==> flow/design.v (excerpt) <==
module k580vm80a
(
   input         pin_clk,        
   input         pin_f1,         
   input         pin_f2,         
   input         pin_reset,      
   output [15:0] pin_a,          
   output  [7:0] pin_dout,       
   input   [7:0] pin_din,        
   output        pin_aena,       
   output        pin_dena,       
   input         pin_hold,      
   output        pin_hlda,      
   input         pin_ready,     
   output        pin_wait,      
   input         pin_int,       
   output        pin_inte,      
   output        pin_sync,      
   output        pin_dbin,      
   output        pin_wr_n
);
wire  [7:0]    d;
reg   [7:0]    db, di;
reg   [15:0]   a;
wire           clk, f1, f2;
reg            abufena, db_ena, db_stb, dbin_pin, dbinf2;
reg            reset;
wire           ready;
wire           dbin_ext;
reg            t851, t404, t382, t383, t712, t735, t773;
reg            hold, hlda_pin;
wire           hlda, h889;
reg            wr_n, t1124, t1011, sync;
wire           ready_int;
reg   [15:0]   r16_pc, r16_hl, r16_de, r16_bc, r16_sp, r16_wz, mxo;
wire  [15:0]   mxi;
wire           mxr0, mxr1, mxr2, mxr3, mxr4, mxr5;
wire           mxwh, mxwl, mxrh, mxrl, mxw16, mxwadr;
wire           dec16, inc16, iad16;
reg            xchg_dh, xchg_tt, t3144;
wire           t1460, t1467, t1513, t1514, t1519;
wire           sy_inta, sy_wo_n, sy_hlta, sy_out, sy_m1, sy_inp, sy_memr;
reg            sy_stack;
wire           thalt, twt2;
reg            t1, t2, tw, t3, t4, t5;
reg            t1f1, t2f1, twf1, t3f1, t4f1, t5f1;
reg            m1, m2, m3, m4, m5;
reg            m1f1, m2f1, m3f1, m4f1, m5f1;
  ...
clock: 4.33 ns
lec_check: 0
abc_area: 1
cap_margin: 20
core_aspect_ratio: 0.5
core_margin: 2
core_utilization: 72
cts_cluster_diameter: 373
cts_cluster_size: 13
place_density_lb_addon: 0.19
setup_slack_margin: 1.12
slew_margin: 20
run.sh (not shown) runs the stock make flow with config.mk's settings and CLKGATE_MAP_FILE=.
The starting point aborted during 5_1_grt with GRT-0232.
Rerun with:
- ABC_AREA: 1 -> unset
- CORE_ASPECT_RATIO: 0.5 -> unset
- CORE_UTILIZATION: 72 -> 17
- CTS_CLUSTER_DIAMETER: 373 -> unset
- CTS_CLUSTER_SIZE: 13 -> unset
- PLACE_DENSITY_LB_ADDON: 0.19 -> unset
- SETUP_SLACK_MARGIN: 1.12 -> unset
- clock period: 4.33 -> 6.48 ns (I/O delays scaled with it)
Effect: With this change the flow passed the timing, design-rule and antenna checks. Die area goes up to 4.4 times its value. Synthesized area goes up by a little under a tenth. Synthesized cell count goes down by a few percent.
Rerun with:
- CORE_UTILIZATION: 17 -> 40
- clock period: 6.48 -> 8.58 ns (I/O delays scaled with it)
After rerunning: Routed wire length decreases by 11%; power fell by 24%; worst hold slack hardly moves; utilization rose by 25 points; maximum frequency is lower by 6.6%; non-clock buffer count drops by 18.
Rerun with:
- ABC_AREA: unset -> 1
- CORE_UTILIZATION: 40 -> 66
- CTS_CLUSTER_SIZE: unset -> 71
- TNS_END_PERCENT: unset -> 75
- clock period: 8.58 -> 3.6 ns (I/O delays scaled with it)
The changed run finished but fails on setup timing.
Cell area goes up by 8.2%.
Core utilization climbs by 42 points.
Power rises to 2.5 times its value.
First-iteration DRC count grows by 60%.
Final cell count rose by 6.5%.
Synthesized cell count goes up by 3.4%.
Worst setup slack loses 3.1 ns.
Maximum frequency climbs by 43%.
Global-route usage rose by 19 points.
Rerun with:
- TNS_END_PERCENT: 75 -> unset
- clock period: 3.6 -> 3.75 ns (I/O delays scaled with it)
Result:
- The new run completed and failed the layout checks on setup timing
- hold slack improves by 0.0063 ns
- power came out lower by about 10%
- clock skew stays flat

========
violet:
k580vm80a again, from the RTL that the note above started with.
Settings: LEC_CHECK=0, ABC_AREA=1, CAP_MARGIN=20, CORE_MARGIN=2, CORE_UTILIZATION=66, CTS_CLUSTER_SIZE=29, SETUP_SLACK_MARGIN=0.76, SLEW_MARGIN=20; clock period 3.78 ns.
STATUS run=violet STAGES=ALL_DONE FINAL_CHECKS=FAILED CAUSE=negative setup slack
Relative to violet, the following input files were edited for indigo:
- a change of CORE_UTILIZATION from 66 to 40
- a deleted CTS_CLUSTER_SIZE that had been 29
- a deleted ABC_AREA that had been 1
- a deleted SETUP_SLACK_MARGIN that had been 0.76
- a change of the clock period (ns, I/O delays scaled along) from 3.78 to 6.48
### Flow results
- violet → indigo: fraction of area in multi-input gates shows an increase of 6.0 points; area added between synthesis and finish shows a reduction of 16 points; number of non-filler instances in the completed layout shows a reduction of about 3.4%.
- Having completed the whole flow, indigo delivered a layout that passed the timing, design-rule and antenna checks.
Setup changes, indigo to onyx
- CORE_UTILIZATION changed from 40 to 57
- the clock period (ns, I/O delays scaled along) changed from 6.48 to 6.29
### Flow results
Insertion delay of the later-clocked pin in the worst-skew pair: onyx vs indigo down 40 ps
onyx: portion of the clock cycle consumed by the worst path in the final layout lower than indigo
[compare] base=indigo new=onyx: post-layout instance count excluding filler cells -126; core utilization at floorplan higher; share of total power in the clock network increased by 0.8 points relative to the old numbers; met3 capacity usage during global routing went up by 3.4 points; routed wire length went down 1.4 mm.
The maximum clock frequency of onyx is higher than that of indigo.
Power figures rest on the tool's default switching activity, not on a simulated workload.
